<file path="design/flow/design.v">
module hbridgecontroller(
input PCLK, 				 
input PRESERN, 				 
input PSEL, 				 
input PENABLE, 				 
output wire PREADY, 		 
output wire PSLVERR,		 
input PWRITE,				 
input [31:0] PADDR,			 
input wire [31:0] PWDATA,	 
output reg [31:0] PRDATA,	 
output reg motor1_pwm,
output reg motor2_pwm,
output reg [1:0] motor1_ctrl,
output reg [1:0] motor2_ctrl
); 
assign PSLVERR = 0;
assign PREADY = 1;
wire write_enable = (PENABLE && PWRITE && PSEL);
wire read_enable = (!PWRITE && PSEL); 
wire M1CTRL_WRITE = write_enable && (PADDR[15:0] == 16'h0000);
wire M1CTRL_READ = read_enable && (PADDR[15:0] == 16'h0000);
wire M2CTRL_WRITE = write_enable && (PADDR[15:0] == 16'h0004);
wire M2CTRL_READ = read_enable && (PADDR[15:0] == 16'h0004);
wire M1SPEED_WRITE = write_enable && (PADDR[15:0] == 16'h0008);
wire M1SPEED_READ = read_enable && (PADDR[15:0] == 16'h0008);
wire M2SPEED_WRITE = write_enable && (PADDR[15:0] == 16'h000c);
wire M2SPEED_READ = read_enable && (PADDR[15:0] == 16'h000c);
reg [31:0] counter;
parameter PWM_PERIOD = 200000;   
reg [31:0] M1_duty, M2_duty;
reg [31:0] M1_duty_v, M2_duty_v;
always @(posedge PCLK)
begin
    if (!PRESERN) counter = 0;
    else if (counter >= PWM_PERIOD) counter = 0;
    else counter = counter + 1;
    if (counter < M1_duty && M1_duty > (PWM_PERIOD >> 4)) motor1_pwm <= 1;
    else motor1_pwm <= 0;
    if (counter < M2_duty && M2_duty > (PWM_PERIOD >> 4)) motor2_pwm <= 1;
    else motor2_pwm <= 0;
end
always @(posedge PCLK)
begin
    M1_duty_v = M1_duty;
    M2_duty_v = M2_duty;
	if(!PRESERN)
	begin
        M1_duty_v = 0;
        M2_duty_v = 0;
        motor1_ctrl = 2'b10;
        motor2_ctrl = 2'b10;
    end
    if (M1CTRL_WRITE)
    begin
        if (PWDATA != 0) motor1_ctrl = 2'b01;
        else motor1_ctrl = 2'b10;
    end
    else if (M1CTRL_READ)
    begin
        if (motor1_ctrl == 2'b10) PRDATA = 1;
        else PRDATA = 0;
    end
    if (M2CTRL_WRITE)
    begin
        if (PWDATA != 0) motor2_ctrl = 2'b01;
        else motor2_ctrl = 2'b10;
    end
    else if (M2CTRL_READ)
    begin
        if (motor2_ctrl == 2'b10) PRDATA = 1;
        else PRDATA = 0;
    end
    else if (M1SPEED_WRITE) 
    begin
        M1_duty_v = (PWM_PERIOD * PWDATA[15:0]) >> 8;
        if (M1_duty_v > PWM_PERIOD) M1_duty_v = PWM_PERIOD;
    end
    else if (M1SPEED_READ) PRDATA = ( M1_duty_v / PWM_PERIOD );
    else if (M2SPEED_WRITE) 
    begin
        M2_duty_v = (PWM_PERIOD * PWDATA[15:0]) >> 8;
        if (M2_duty_v > PWM_PERIOD) M2_duty_v = PWM_PERIOD;
    end
    else if (M2SPEED_READ) PRDATA = ( M2_duty_v / PWM_PERIOD );
    M1_duty <= M1_duty_v;
    M2_duty <= M2_duty_v;
end
endmodule
</file>
<file path="design/flow/run.sh">
#!/bin/bash
# the make line also repeats each setting of config.mk as NAME=value (left out here)
make -C /OpenROAD-flow-scripts/flow DESIGN_CONFIG=/design/flow/config.mk WORK_HOME=/design/flow/orfs CLKGATE_MAP_FILE= finish
</file>
<file path="design/flow/config.mk">
export PLATFORM = sky130hd
export DESIGN_NAME = hbridgecontroller
export DESIGN_NICKNAME = hbridgecontroller
export VERILOG_FILES = /design/flow/design.v
export SDC_FILE = /design/flow/constraint.sdc
export NUM_CORES = 4
export LEC_CHECK = 0
export ABC_AREA = 1
export CAP_MARGIN = 20
export CORE_MARGIN = 2
export CORE_UTILIZATION = 67
export CTS_CLUSTER_DIAMETER = 28
export CTS_CLUSTER_SIZE = 77
export SETUP_SLACK_MARGIN = 1.82
export SLEW_MARGIN = 20
</file>
<file path="design/flow/constraint.sdc">
create_clock -name core_clock -period 17.3 [get_ports {PCLK}]
set_input_delay 3.4600 -clock core_clock [delete_from_list [all_inputs] [get_ports {PCLK}]]
set_output_delay 3.4600 -clock core_clock [all_outputs]
set_load 0.01 [all_outputs]
</file>
==> results of run 1 <==
per-stage QoR:
stage / instance area (um^2) / std cells / hold WS [ps]
after global placement: 18800 / 2931 / 431
after detailed placement: 18800 / 2931 / 434
after floorplan: 17600 / 2513 / 447
after global routing: 21400 / 3088 / 464
after CTS: 20300 / 3017 / 444
final: 21400 / 3088 / 444
cell type report:
cell class,instances,share of cell area
multi-input combinational,1892,0.638
sequential,134,0.125
timing repair buffer,248,0.106
inverter,447,0.0832
clock buffer,17,0.0199
tap,335,0.0196
clock inverter,15,0.00823
repair_timing:
item | CTS | global route
cloned | 9 | 3
pin swaps | 47 | 74
resized | 79 | 113
setup endpoints to repair | 3 | 3
setup buffers | 45 | 68
hold buffers | 0 | 0
per-layer routing:
metal,up-vias,part of all wire,global-route usage
met5,-,0,0
met4,0,0.043,0.103
met3,192,0.055,0.0347
met2,630,0.49,0.576
met1,8154,0.41,0.395
li1,8377,-,-
==> flow_results.xml, run 1 <==
<?xml version="1.0" encoding="UTF-8"?>
<metrics>
  <group name="critical_path">
    <metric name="cp_data_required_time" unit="ps">17620</metric>
    <metric name="cpPeakStageDelay" unit="ps">450</metric>
    <metric name="slowest_cp_cell" unit="">sky130_fd_sc_hd__clkdlybuf4s50_1</metric>
    <metric name="terminus_of_the_critical_flop_to_flop_path" unit="">PRDATA[0]</metric>
    <metric name="worst_setup_path_start_kind" unit="">input pin</metric>
    <metric name="internal_reg_to_reg_setup_slack" unit="ps">4650</metric>
    <metric name="worstSetupEndpointType" unit="">register</metric>
    <metric name="worst_ep_arrival_time" unit="ps">16550</metric>
    <metric name="path_max_fanout" unit="">9</metric>
    <metric name="path_buffers" unit="">12</metric>
    <metric name="worstReg2RegStart" unit="">M1_duty[23]</metric>
    <metric name="worst_r2r_path_depth" unit="">109</metric>
    <metric name="timing.critical_path.max_delay_family" unit="">simple AND/OR/NAND/NOR gates</metric>
    <metric name="startpoint" unit="">PADDR[1]</metric>
    <metric name="critical_path.endpoint" unit="">PRDATA[0]</metric>
    <metric name="timing.setup.critical_path_class" unit="">input pin to register</metric>
    <metric name="critical-path-top-cell-by-count" unit="">sky130_fd_sc_hd__nand2_4</metric>
    <metric name="number_of_logic_stages_on_the_critical_path_including_buffering" unit="">111</metric>
  </group>
  <group name="power">
    <metric name="power" unit="mW">1.17</metric>
    <metric name="worst_ir_drop_vdd" unit="V">0.000126</metric>
    <metric name="comb_power" unit="uW">490</metric>
    <metric name="power.share.sequential" unit="">0.265</metric>
    <metric name="clkPwrFrac" unit="">0.316</metric>
    <metric name="powerDensity" unit="mW/mm^2">54.6</metric>
    <metric name="leakagePower" unit="nW">11.4</metric>
    <metric name="seq_power" unit="uW">311</metric>
    <metric name="power.switching_fraction" unit="">0.394</metric>
    <metric name="clock_power" unit="uW">370</metric>
    <metric name="switching_power" unit="uW">461</metric>
    <metric name="combPwrFrac" unit="">0.419</metric>
    <metric name="internal-power" unit="uW">710</metric>
    <metric name="top_power_group" unit="">combinational cells</metric>
  </group>
  <group name="cells_and_area">
    <metric name="number_of_inserted_filler_cells_in_the_final_layout" unit="">1642</metric>
    <metric name="final_core_util" unit="">0.829</metric>
    <metric name="layout.area.seq" unit="mm^2">0.00268</metric>
    <metric name="nNetsFinal" unit="">3018</metric>
    <metric name="multiInputGateArea" unit="mm^2">0.0137</metric>
    <metric name="flow.area_growth_from_synthesis" unit="%">22.7</metric>
  </group>
  <group name="sta">
    <metric name="total_negative_setup_slack" unit="ps">0</metric>
    <metric name="timing_worst_slew_pin_value" unit="ps">1090</metric>
    <metric name="share_of_the_cycle_needed_by_the_critical_path_after_routing" unit="">0.938</metric>
    <metric name="timing.clock.skew" unit="ps">8.23</metric>
    <metric name="finalHoldViolations" unit="">0</metric>
    <metric name="setup_slack" unit="ps">1070</metric>
    <metric name="timing.slew.headroom" unit="">0.267</metric>
    <metric name="finalSetupViolations" unit="">0</metric>
    <metric name="period_minus_slack" unit="ps">16230</metric>
    <metric name="achievable-frequency" unit="MHz">61.6</metric>
    <metric name="final_max_slew_viol_count" unit="">0</metric>
    <metric name="rsz0062_at_grt" unit="">true</metric>
  </group>
  <group name="floorplanning">
    <metric name="core" unit="mm^2">0.0258</metric>
    <metric name="placement_rows" unit="">59</metric>
    <metric name="die_w" unit="um">165</metric>
    <metric name="io_pins" unit="">109</metric>
    <metric name="floorplan.die_area" unit="mm^2">0.0274</metric>
    <metric name="initCoreUtil" unit="">0.676</metric>
    <metric name="die_extent_in_y" unit="um">165</metric>
  </group>
  <group name="cts">
    <metric name="clock_sink_count" unit="">134</metric>
    <metric name="clock.latency.late_pin" unit="ps">430</metric>
    <metric name="clk_pin_slew" unit="ps">70</metric>
    <metric name="clock_tree.htree_level_count" unit="">4</metric>
    <metric name="max-clock-path-buffers" unit="">2</metric>
    <metric name="root_buffer" unit="">sky130_fd_sc_hd__clkbuf_16</metric>
    <metric name="numCtsBuffers" unit="">17</metric>
    <metric name="cts_tree" unit="">done</metric>
  </group>
  <group name="min_path">
    <metric name="worst_hold_path.num_cells" unit="">2</metric>
    <metric name="hold_path_class" unit="">register to register</metric>
    <metric name="hold_end" unit="">PRDATA[28]</metric>
    <metric name="worstHoldStart" unit="">PRDATA[28]</metric>
  </group>
  <group name="synthesis">
    <metric name="netlist_top_cells_area" unit="">sky130_fd_sc_hd__dfxtp_1, sky130_fd_sc_hd__ha_1, sky130_fd_sc_hd__nand2_1, sky130_fd_sc_hd__inv_1, sky130_fd_sc_hd__nand2_4</metric>
    <metric name="yosys_most_used_dff" unit="">sky130_fd_sc_hd__dfxtp_1</metric>
    <metric name="yosys_warning_total" unit="">1</metric>
    <metric name="number_of_flops_mapped_to_enable_cells_by_yosys" unit="">0</metric>
    <metric name="yosys_area" unit="mm^2">0.0175</metric>
    <metric name="post_synth_inst_count" unit="">2471</metric>
    <metric name="synth-seq-area-share" unit="">0.154</metric>
    <metric name="synth-adder-area-share" unit="">0.169</metric>
    <metric name="average_cell_area_after_synthesis" unit="um^2">7.07</metric>
    <metric name="ys_sh_aoi" unit="">0.100</metric>
    <metric name="unique_cell_types" unit="">82</metric>
    <metric name="ys_sh_xor" unit="">0.0395</metric>
    <metric name="synth.mux.area_fraction" unit="">0.00193</metric>
    <metric name="netlist_area" unit="mm^2">0.0175</metric>
    <metric name="synth.top_cells.by_count" unit="">sky130_fd_sc_hd__nand2_1, sky130_fd_sc_hd__inv_1, sky130_fd_sc_hd__nand3_1, sky130_fd_sc_hd__ha_1, sky130_fd_sc_hd__nand2_2</metric>
    <metric name="yosysTopAreaCellShare" unit="">0.154</metric>
    <metric name="synth_simple_gate_area_share" unit="">0.409</metric>
    <metric name="synth.logic.top_family" unit="">simple AND/OR/NAND/NOR gates</metric>
    <metric name="synth_async_sr_flop_share" unit="">0</metric>
    <metric name="register_bit_count_reported_by_yosys" unit="">134</metric>
    <metric name="synth.most_common_cell" unit="">sky130_fd_sc_hd__nand2_1</metric>
    <metric name="largest_area_cell" unit="">sky130_fd_sc_hd__dfxtp_1</metric>
    <metric name="synth-cells-yosys" unit="">2471</metric>
  </group>
  <group name="detailed_routing">
    <metric name="route.detailed.vias_per_inst" unit="">5.62</metric>
    <metric name="routed-via-count" unit="">17400</metric>
    <metric name="first_pass_iters" unit="">6</metric>
    <metric name="route.detailed.drc" unit="">0</metric>
    <metric name="totalWireLength" unit="um">48500</metric>
    <metric name="route.antenna.remaining_nets" unit="">0</metric>
    <metric name="dr.first_iter.drc_count" unit="">1361</metric>
    <metric name="antenna-diode-count" unit="">0</metric>
    <metric name="post_drt_wl_per_cell" unit="um">15.7</metric>
  </group>
  <group name="grt">
    <metric name="grt.overflow.total" unit="">0</metric>
    <metric name="maximum_number_of_pins_on_one_net_before_global_route_repair" unit="">48</metric>
    <metric name="grt_pass1_wl" unit="um">71700</metric>
    <metric name="grt_pass1_vias" unit="">16000</metric>
    <metric name="grt_antenna_before_repair" unit="">0</metric>
    <metric name="track_usage" unit="">0.319</metric>
  </group>
  <group name="place">
    <metric name="port_buffers" unit="">90</metric>
    <metric name="place_congestion" unit="">0.887</metric>
    <metric name="dp_hpwl" unit="um">33200</metric>
    <metric name="post-place-ws" unit="ps">385</metric>
  </group>
  <group name="outcome">
    <metric name="status" unit="">timing/DRC/antenna clean</metric>
  </group>
  <group name="run">
    <metric name="warnings" unit="">57</metric>
    <metric name="timing.max_cap.violations" unit="">0</metric>
  </group>
</metrics>
==> run 2, diff against run 1 <==
- ABC_AREA: 1 -> not set
- CORE_UTILIZATION: 67 -> 40
- CTS_CLUSTER_DIAMETER: 28 -> not set
- CTS_CLUSTER_SIZE: 77 -> not set
- SETUP_SLACK_MARGIN: 1.82 -> -0.47
- clock period: 17.3 -> 24.5 ns (I/O delays scaled with it)
==> run 2 against run 1 <==
Against the previous run:
- first-iteration DRC count shrank 19%
- critical path depth shrank 62
- sequential share of layout area increased by 1.3 points
- still clean
- combinational power shrank 35%
- non-clock buffer count is 142 lower
- routed wire length is 6.1% higher
- design area fell by 9.2%
- synthesized cell count decreased by 8.1%
- register-to-register slack improved by 2200 ps
==> flow_results.xml, run 2 <==
<?xml version="1.0" encoding="UTF-8"?>
<metrics>
  <group name="outcome">
    <metric name="status" unit="">timing/DRC/antenna clean</metric>
  </group>
  <group name="synthesis">
    <metric name="synth-seq-area-share" unit="">0.155</metric>
    <metric name="yosys_most_used_dff" unit="">sky130_fd_sc_hd__dfxtp_1</metric>
    <metric name="synth_async_sr_flop_share" unit="">0</metric>
    <metric name="yosys_warning_total" unit="">1</metric>
    <metric name="yosysTopAreaCellShare" unit="">0.155</metric>
    <metric name="synth.logic.top_family" unit="">AND-OR/OR-AND gates</metric>
    <metric name="ys_sh_xor" unit="">0.0597</metric>
    <metric name="netlist_area" unit="mm^2">0.0174</metric>
    <metric name="synth-adder-area-share" unit="">0.174</metric>
    <metric name="synth.top_cells.by_count" unit="">sky130_fd_sc_hd__inv_1, sky130_fd_sc_hd__nand2_1, sky130_fd_sc_hd__nor2_1, sky130_fd_sc_hd__ha_1, sky130_fd_sc_hd__o21ai_0</metric>
    <metric name="synth.most_common_cell" unit="">sky130_fd_sc_hd__inv_1</metric>
    <metric name="synth.mux.area_fraction" unit="">0.0315</metric>
    <metric name="largest_area_cell" unit="">sky130_fd_sc_hd__dfxtp_1</metric>
    <metric name="post_synth_inst_count" unit="">2271</metric>
    <metric name="yosys_area" unit="mm^2">0.0174</metric>
    <metric name="register_bit_count_reported_by_yosys" unit="">134</metric>
    <metric name="ys_sh_aoi" unit="">0.275</metric>
    <metric name="synth-cells-yosys" unit="">2271</metric>
    <metric name="number_of_flops_mapped_to_enable_cells_by_yosys" unit="">0</metric>
    <metric name="average_cell_area_after_synthesis" unit="um^2">7.65</metric>
    <metric name="synth_simple_gate_area_share" unit="">0.242</metric>
    <metric name="netlist_top_cells_area" unit="">sky130_fd_sc_hd__dfxtp_1, sky130_fd_sc_hd__ha_1, sky130_fd_sc_hd__fa_1, sky130_fd_sc_hd__inv_1, sky130_fd_sc_hd__o21ai_0</metric>
    <metric name="unique_cell_types" unit="">132</metric>
  </group>
  <group name="critical_path">
    <metric name="worst_r2r_path_depth" unit="">47</metric>
    <metric name="worst_ep_arrival_time" unit="ps">22870</metric>
    <metric name="critical-path-top-cell-by-count" unit="">sky130_fd_sc_hd__xnor2_1</metric>
    <metric name="worst_setup_path_start_kind" unit="">input pin</metric>
    <metric name="startpoint" unit="">PADDR[1]</metric>
    <metric name="slowest_cp_cell" unit="">sky130_fd_sc_hd__o21ai_1</metric>
    <metric name="path_buffers" unit="">1</metric>
    <metric name="worstReg2RegStart" unit="">M1_duty[29]</metric>
    <metric name="cp_data_required_time" unit="ps">24810</metric>
    <metric name="critical_path.endpoint" unit="">PRDATA[0]</metric>
    <metric name="cpPeakStageDelay" unit="ps">750</metric>
    <metric name="number_of_logic_stages_on_the_critical_path_including_buffering" unit="">49</metric>
    <metric name="path_max_fanout" unit="">13</metric>
    <metric name="timing.setup.critical_path_class" unit="">input pin to register</metric>
    <metric name="terminus_of_the_critical_flop_to_flop_path" unit="">PRDATA[0]</metric>
    <metric name="timing.critical_path.max_delay_family" unit="">AND-OR/OR-AND gates</metric>
    <metric name="worstSetupEndpointType" unit="">register</metric>
    <metric name="internal_reg_to_reg_setup_slack" unit="ps">6890</metric>
  </group>
  <group name="cts">
    <metric name="clock_tree.htree_level_count" unit="">4</metric>
    <metric name="cts-hold-fix-buffers" unit="">0</metric>
    <metric name="clock_sink_count" unit="">134</metric>
    <metric name="max-clock-path-buffers" unit="">2</metric>
    <metric name="cts.repair.resized" unit="">0</metric>
    <metric name="clock.latency.late_pin" unit="ps">440</metric>
    <metric name="numCtsBuffers" unit="">17</metric>
    <metric name="root_buffer" unit="">sky130_fd_sc_hd__clkbuf_16</metric>
    <metric name="post_cts_buffers" unit="">0</metric>
    <metric name="cts_tree" unit="">done</metric>
    <metric name="clk_pin_slew" unit="ps">60</metric>
  </group>
  <group name="cells_and_area">
    <metric name="number_of_inserted_filler_cells_in_the_final_layout" unit="">4404</metric>
    <metric name="final_core_util" unit="">0.453</metric>
    <metric name="nNetsFinal" unit="">2633</metric>
    <metric name="final_cell_area" unit="mm^2">0.0195</metric>
    <metric name="number_of_standard_cells_in_the_layout_taps_in_and_fillers_out" unit="">2952</metric>
    <metric name="flow.area_growth_from_synthesis" unit="%">12.1</metric>
  </group>
  <group name="floorplanning">
    <metric name="floorplan.die_area" unit="mm^2">0.0451</metric>
    <metric name="placement_rows" unit="">76</metric>
    <metric name="io_pins" unit="">109</metric>
    <metric name="initCoreUtil" unit="">0.404</metric>
    <metric name="die_extent_in_y" unit="um">212</metric>
    <metric name="core" unit="mm^2">0.0430</metric>
    <metric name="die_w" unit="um">212</metric>
  </group>
  <group name="grt">
    <metric name="grt.overflow.total" unit="">0</metric>
    <metric name="maximum_number_of_pins_on_one_net_before_global_route_repair" unit="">67</metric>
    <metric name="grt_pass1_wl" unit="um">84100</metric>
    <metric name="track_usage" unit="">0.230</metric>
    <metric name="grt_antenna_before_repair" unit="">0</metric>
    <metric name="grt_pass1_vias" unit="">16200</metric>
  </group>
  <group name="detailed_routing">
    <metric name="antenna-diode-count" unit="">0</metric>
    <metric name="route.detailed.vias_per_inst" unit="">5.79</metric>
    <metric name="post_drt_wl_per_cell" unit="um">17.4</metric>
    <metric name="first_pass_iters" unit="">5</metric>
    <metric name="route.detailed.drc" unit="">0</metric>
    <metric name="routed-via-count" unit="">17100</metric>
    <metric name="dr.first_iter.drc_count" unit="">1106</metric>
    <metric name="totalWireLength" unit="um">51500</metric>
    <metric name="route.antenna.remaining_nets" unit="">0</metric>
  </group>
  <group name="sta">
    <metric name="timing_worst_slew_pin_value" unit="ps">965</metric>
    <metric name="timing.clock.skew" unit="ps">14.4</metric>
    <metric name="rsz0062_at_grt" unit="">false</metric>
    <metric name="setup_slack" unit="ps">1950</metric>
    <metric name="hold_slack" unit="ps">435</metric>
    <metric name="achievable-frequency" unit="MHz">44.3</metric>
    <metric name="total_negative_setup_slack" unit="ps">0</metric>
    <metric name="share_of_the_cycle_needed_by_the_critical_path_after_routing" unit="">0.921</metric>
    <metric name="finalHoldViolations" unit="">0</metric>
    <metric name="final_max_slew_viol_count" unit="">0</metric>
    <metric name="finalSetupViolations" unit="">0</metric>
    <metric name="period_minus_slack" unit="ps">22550</metric>
    <metric name="timing.slew.headroom" unit="">0.353</metric>
  </group>
  <group name="min_path">
    <metric name="hold_end" unit="">PRDATA[9]</metric>
    <metric name="hold_path_class" unit="">register to register</metric>
    <metric name="worst_hold_path.num_cells" unit="">2</metric>
    <metric name="worstHoldStart" unit="">PRDATA[9]</metric>
  </group>
  <group name="place">
    <metric name="port_buffers" unit="">90</metric>
    <metric name="place_congestion" unit="">0.889</metric>
    <metric name="dpl_cell_area" unit="mm^2">0.0189</metric>
    <metric name="placed_cells" unit="">2921</metric>
    <metric name="dp_hpwl" unit="um">41600</metric>
    <metric name="post-place-ws" unit="ps">1630</metric>
  </group>
  <group name="power">
    <metric name="comb_power" unit="uW">319</metric>
    <metric name="power" unit="uW">785</metric>
    <metric name="switching_power" unit="uW">286</metric>
    <metric name="combPwrFrac" unit="">0.407</metric>
    <metric name="clkPwrFrac" unit="">0.314</metric>
    <metric name="worst_ir_drop_vdd" unit="V">0.0000290</metric>
    <metric name="power.switching_fraction" unit="">0.364</metric>
    <metric name="seq_power" unit="uW">219</metric>
    <metric name="leakagePower" unit="nW">7.60</metric>
    <metric name="powerDensity" unit="mW/mm^2">40.3</metric>
    <metric name="internal-power" unit="uW">500</metric>
    <metric name="top_power_group" unit="">combinational cells</metric>
    <metric name="power.share.sequential" unit="">0.279</metric>
    <metric name="clock_power" unit="uW">247</metric>
  </group>
  <group name="run">
    <metric name="timing.max_cap.violations" unit="">0</metric>
    <metric name="warnings" unit="">53</metric>
  </group>
</metrics>
-- run 2: final cells by class --
cell class | instances | area, um^2 | share of cell area
clock inverters | 14 | 129 | 0.00662
inverters | 188 | 706 | 0.0363
flip-flops and latches | 134 | 2680 | 0.138
well taps | 585 | 732 | 0.0376
clock buffers | 17 | 425 | 0.0219
multi-input cells | 1908 | 13800 | 0.708
repair buffers | 106 | 1020 | 0.0522
-- run 2: routing by layer --
metal / part of all wire / GRT usage / vias up
met1: 0.48 / 0.314 / 8119
met3: 0.039 / 0.0257 / 65
met4: 0.020 / 0.0596 / 0
li1: - / - / 8505
met5: 0 / 0 / -
met2: 0.47 / 0.386 / 395
==> run 3, diff against run 2 <==
- SETUP_SLACK_MARGIN: -0.47 -> not set
- clock period: 24.5 -> 36.8 ns (I/O delays scaled with it)
==> run 3 against run 2 <==
Against the previous run:
- area after synthesis stayed put
- power is 32% lower
- sequential share of layout area hardly changed
- combinational power is 34% lower
- die size stayed put
- global-route usage is 0.18 points lower
- sequential cell count stayed put
- design area hardly changed
- routed wire length hardly changed
- first-iteration DRC count is 6.1% higher
- clock power is about 30% lower
- largest cell class unchanged
- highest routed layer unchanged
==> flow_results.xml, run 3 <==
<?xml version="1.0" encoding="UTF-8"?>
<metrics>
  <group name="synthesis">
    <metric name="ys_sh_aoi" unit="">0.275</metric>
    <metric name="ys_sh_xor" unit="">0.0597</metric>
    <metric name="yosys_warning_total" unit="">1</metric>
    <metric name="netlist_area" unit="mm^2">0.0174</metric>
    <metric name="largest_area_cell" unit="">sky130_fd_sc_hd__dfxtp_1</metric>
    <metric name="synth.mux.area_fraction" unit="">0.0315</metric>
    <metric name="synth_async_sr_flop_share" unit="">0</metric>
    <metric name="average_cell_area_after_synthesis" unit="um^2">7.65</metric>
    <metric name="synth_simple_gate_area_share" unit="">0.242</metric>
    <metric name="synth.most_common_cell" unit="">sky130_fd_sc_hd__inv_1</metric>
    <metric name="synth-seq-area-share" unit="">0.155</metric>
    <metric name="synth.logic.top_family" unit="">AND-OR/OR-AND gates</metric>
    <metric name="yosysTopAreaCellShare" unit="">0.155</metric>
    <metric name="yosys_area" unit="mm^2">0.0174</metric>
    <metric name="synth-adder-area-share" unit="">0.174</metric>
    <metric name="synth-cells-yosys" unit="">2271</metric>
    <metric name="number_of_flops_mapped_to_enable_cells_by_yosys" unit="">0</metric>
    <metric name="register_bit_count_reported_by_yosys" unit="">134</metric>
    <metric name="post_synth_inst_count" unit="">2271</metric>
    <metric name="unique_cell_types" unit="">132</metric>
    <metric name="synth.top_cells.by_count" unit="">sky130_fd_sc_hd__inv_1, sky130_fd_sc_hd__nand2_1, sky130_fd_sc_hd__nor2_1, sky130_fd_sc_hd__ha_1, sky130_fd_sc_hd__o21ai_0</metric>
    <metric name="netlist_top_cells_area" unit="">sky130_fd_sc_hd__dfxtp_1, sky130_fd_sc_hd__ha_1, sky130_fd_sc_hd__fa_1, sky130_fd_sc_hd__inv_1, sky130_fd_sc_hd__o21ai_0</metric>
    <metric name="yosys_most_used_dff" unit="">sky130_fd_sc_hd__dfxtp_1</metric>
  </group>
  <group name="cells_and_area">
    <metric name="nNetsFinal" unit="">2632</metric>
    <metric name="flow.area_growth_from_synthesis" unit="%">12.1</metric>
    <metric name="number_of_standard_cells_in_the_layout_taps_in_and_fillers_out" unit="">2952</metric>
    <metric name="final_core_util" unit="">0.453</metric>
  </group>
  <group name="sta">
    <metric name="timing.slew.headroom" unit="">0.332</metric>
    <metric name="setup_slack" unit="ps">11210</metric>
    <metric name="period_minus_slack" unit="ps">25590</metric>
    <metric name="achievable-frequency" unit="MHz">39.1</metric>
    <metric name="final_max_slew_viol_count" unit="">0</metric>
    <metric name="total_negative_setup_slack" unit="ps">0</metric>
    <metric name="share_of_the_cycle_needed_by_the_critical_path_after_routing" unit="">0.695</metric>
    <metric name="timing_worst_slew_pin_value" unit="ps">996</metric>
    <metric name="finalSetupViolations" unit="">0</metric>
    <metric name="finalHoldViolations" unit="">0</metric>
    <metric name="rsz0062_at_grt" unit="">false</metric>
    <metric name="timing.clock.skew" unit="ps">16.7</metric>
  </group>
  <group name="critical_path">
    <metric name="worstReg2RegStart" unit="">M1_duty[29]</metric>
    <metric name="worstSetupEndpointType" unit="">register</metric>
    <metric name="cp_data_required_time" unit="ps">37120</metric>
    <metric name="worst_ep_arrival_time" unit="ps">25910</metric>
    <metric name="critical-path-top-cell-by-count" unit="">sky130_fd_sc_hd__xnor2_1</metric>
    <metric name="path_max_fanout" unit="">35</metric>
    <metric name="internal_reg_to_reg_setup_slack" unit="ps">19130</metric>
    <metric name="timing.critical_path.max_delay_family" unit="">AND-OR/OR-AND gates</metric>
    <metric name="worst_setup_path_start_kind" unit="">input pin</metric>
    <metric name="critical_path.endpoint" unit="">PRDATA[0]</metric>
    <metric name="slowest_cp_cell" unit="">sky130_fd_sc_hd__nor2_4</metric>
    <metric name="startpoint" unit="">PADDR[3]</metric>
    <metric name="number_of_logic_stages_on_the_critical_path_including_buffering" unit="">49</metric>
    <metric name="worst_r2r_path_depth" unit="">47</metric>
    <metric name="terminus_of_the_critical_flop_to_flop_path" unit="">PRDATA[0]</metric>
    <metric name="timing.setup.critical_path_class" unit="">input pin to register</metric>
    <metric name="path_buffers" unit="">2</metric>
    <metric name="cpPeakStageDelay" unit="ps">840</metric>
  </group>
  <group name="run">
    <metric name="warnings" unit="">53</metric>
    <metric name="timing.max_cap.violations" unit="">0</metric>
  </group>
  <group name="cts">
    <metric name="cts-hold-fix-buffers" unit="">0</metric>
    <metric name="post_cts_buffers" unit="">0</metric>
    <metric name="clock_sink_count" unit="">134</metric>
    <metric name="cts_tree" unit="">done</metric>
    <metric name="cts.repair.resized" unit="">0</metric>
    <metric name="numCtsBuffers" unit="">17</metric>
    <metric name="max-clock-path-buffers" unit="">2</metric>
    <metric name="clock_tree.htree_level_count" unit="">4</metric>
    <metric name="clock.latency.late_pin" unit="ps">450</metric>
    <metric name="clk_pin_slew" unit="ps">70</metric>
    <metric name="root_buffer" unit="">sky130_fd_sc_hd__clkbuf_16</metric>
  </group>
  <group name="grt">
    <metric name="grt.overflow.total" unit="">0</metric>
    <metric name="grt_pass1_vias" unit="">16000</metric>
    <metric name="grt_antenna_before_repair" unit="">0</metric>
    <metric name="track_usage" unit="">0.228</metric>
    <metric name="maximum_number_of_pins_on_one_net_before_global_route_repair" unit="">62</metric>
    <metric name="grt_pass1_wl" unit="um">83700</metric>
  </group>
  <group name="floorplanning">
    <metric name="die_w" unit="um">212</metric>
    <metric name="placement_rows" unit="">76</metric>
    <metric name="initCoreUtil" unit="">0.404</metric>
    <metric name="io_pins" unit="">109</metric>
    <metric name="core" unit="mm^2">0.0430</metric>
    <metric name="die_extent_in_y" unit="um">212</metric>
    <metric name="floorplan.die_area" unit="mm^2">0.0451</metric>
  </group>
  <group name="detailed_routing">
    <metric name="route.detailed.vias_per_inst" unit="">5.82</metric>
    <metric name="route.antenna.remaining_nets" unit="">0</metric>
    <metric name="dr.first_iter.drc_count" unit="">1174</metric>
    <metric name="route.detailed.drc" unit="">0</metric>
    <metric name="post_drt_wl_per_cell" unit="um">17.4</metric>
    <metric name="routed-via-count" unit="">17200</metric>
    <metric name="first_pass_iters" unit="">6</metric>
    <metric name="totalWireLength" unit="um">51500</metric>
    <metric name="antenna-diode-count" unit="">0</metric>
  </group>
  <group name="power">
    <metric name="seq_power" unit="uW">146</metric>
    <metric name="clock_power" unit="uW">173</metric>
    <metric name="switching_power" unit="uW">201</metric>
    <metric name="powerDensity" unit="mW/mm^2">27.3</metric>
    <metric name="leakagePower" unit="nW">7.61</metric>
    <metric name="comb_power" unit="uW">212</metric>
    <metric name="worst_ir_drop_vdd" unit="V">0.0000262</metric>
    <metric name="clkPwrFrac" unit="">0.326</metric>
    <metric name="internal-power" unit="uW">330</metric>
    <metric name="top_power_group" unit="">combinational cells</metric>
    <metric name="combPwrFrac" unit="">0.399</metric>
    <metric name="power.share.sequential" unit="">0.275</metric>
    <metric name="power.switching_fraction" unit="">0.379</metric>
  </group>
  <group name="place">
    <metric name="place_congestion" unit="">0.898</metric>
    <metric name="post-place-ws" unit="ps">11050</metric>
    <metric name="dp_hpwl" unit="um">41000</metric>
    <metric name="port_buffers" unit="">90</metric>
    <metric name="placed_cells" unit="">2919</metric>
  </group>
  <group name="min_path">
    <metric name="hold_path_class" unit="">register to register</metric>
    <metric name="worst_hold_path.num_cells" unit="">2</metric>
    <metric name="worstHoldStart" unit="">PRDATA[9]</metric>
    <metric name="hold_end" unit="">PRDATA[9]</metric>
  </group>
  <group name="outcome">
    <metric name="status" unit="">timing/DRC/antenna clean</metric>
  </group>
</metrics>
run 3: cell type report:
class | instances | area [um^2]
sequential | 134 | 2680
timing repair buffer | 105 | 1010
clock buffer | 17 | 425
fill | 4415 | 23500
multi-input combinational | 1908 | 13800
inverter | 188 | 706
tap | 585 | 732
clock inverter | 15 | 155
run 3: layer usage:
metal,global-route usage,routed length (um),up-vias
li1,-,-,8482
met4,0.0622,1100,0
met5,0,0,-
met2,0.385,23700,475
met3,0.0204,2130,57
met1,0.312,24500,8167
run 3: through the flow:
stage               cell area (um^2)  hold WS (ps)  total power [mW]
floorplan                      17500           453             0.315
global placement               18900           424             0.360
detailed placement             18900           431             0.362
CTS                            19500           441             0.538
global route                   19500           472             0.572
finish                         19500           439             0.531
No activity file was given, so power comes from the tool's default toggle rates.
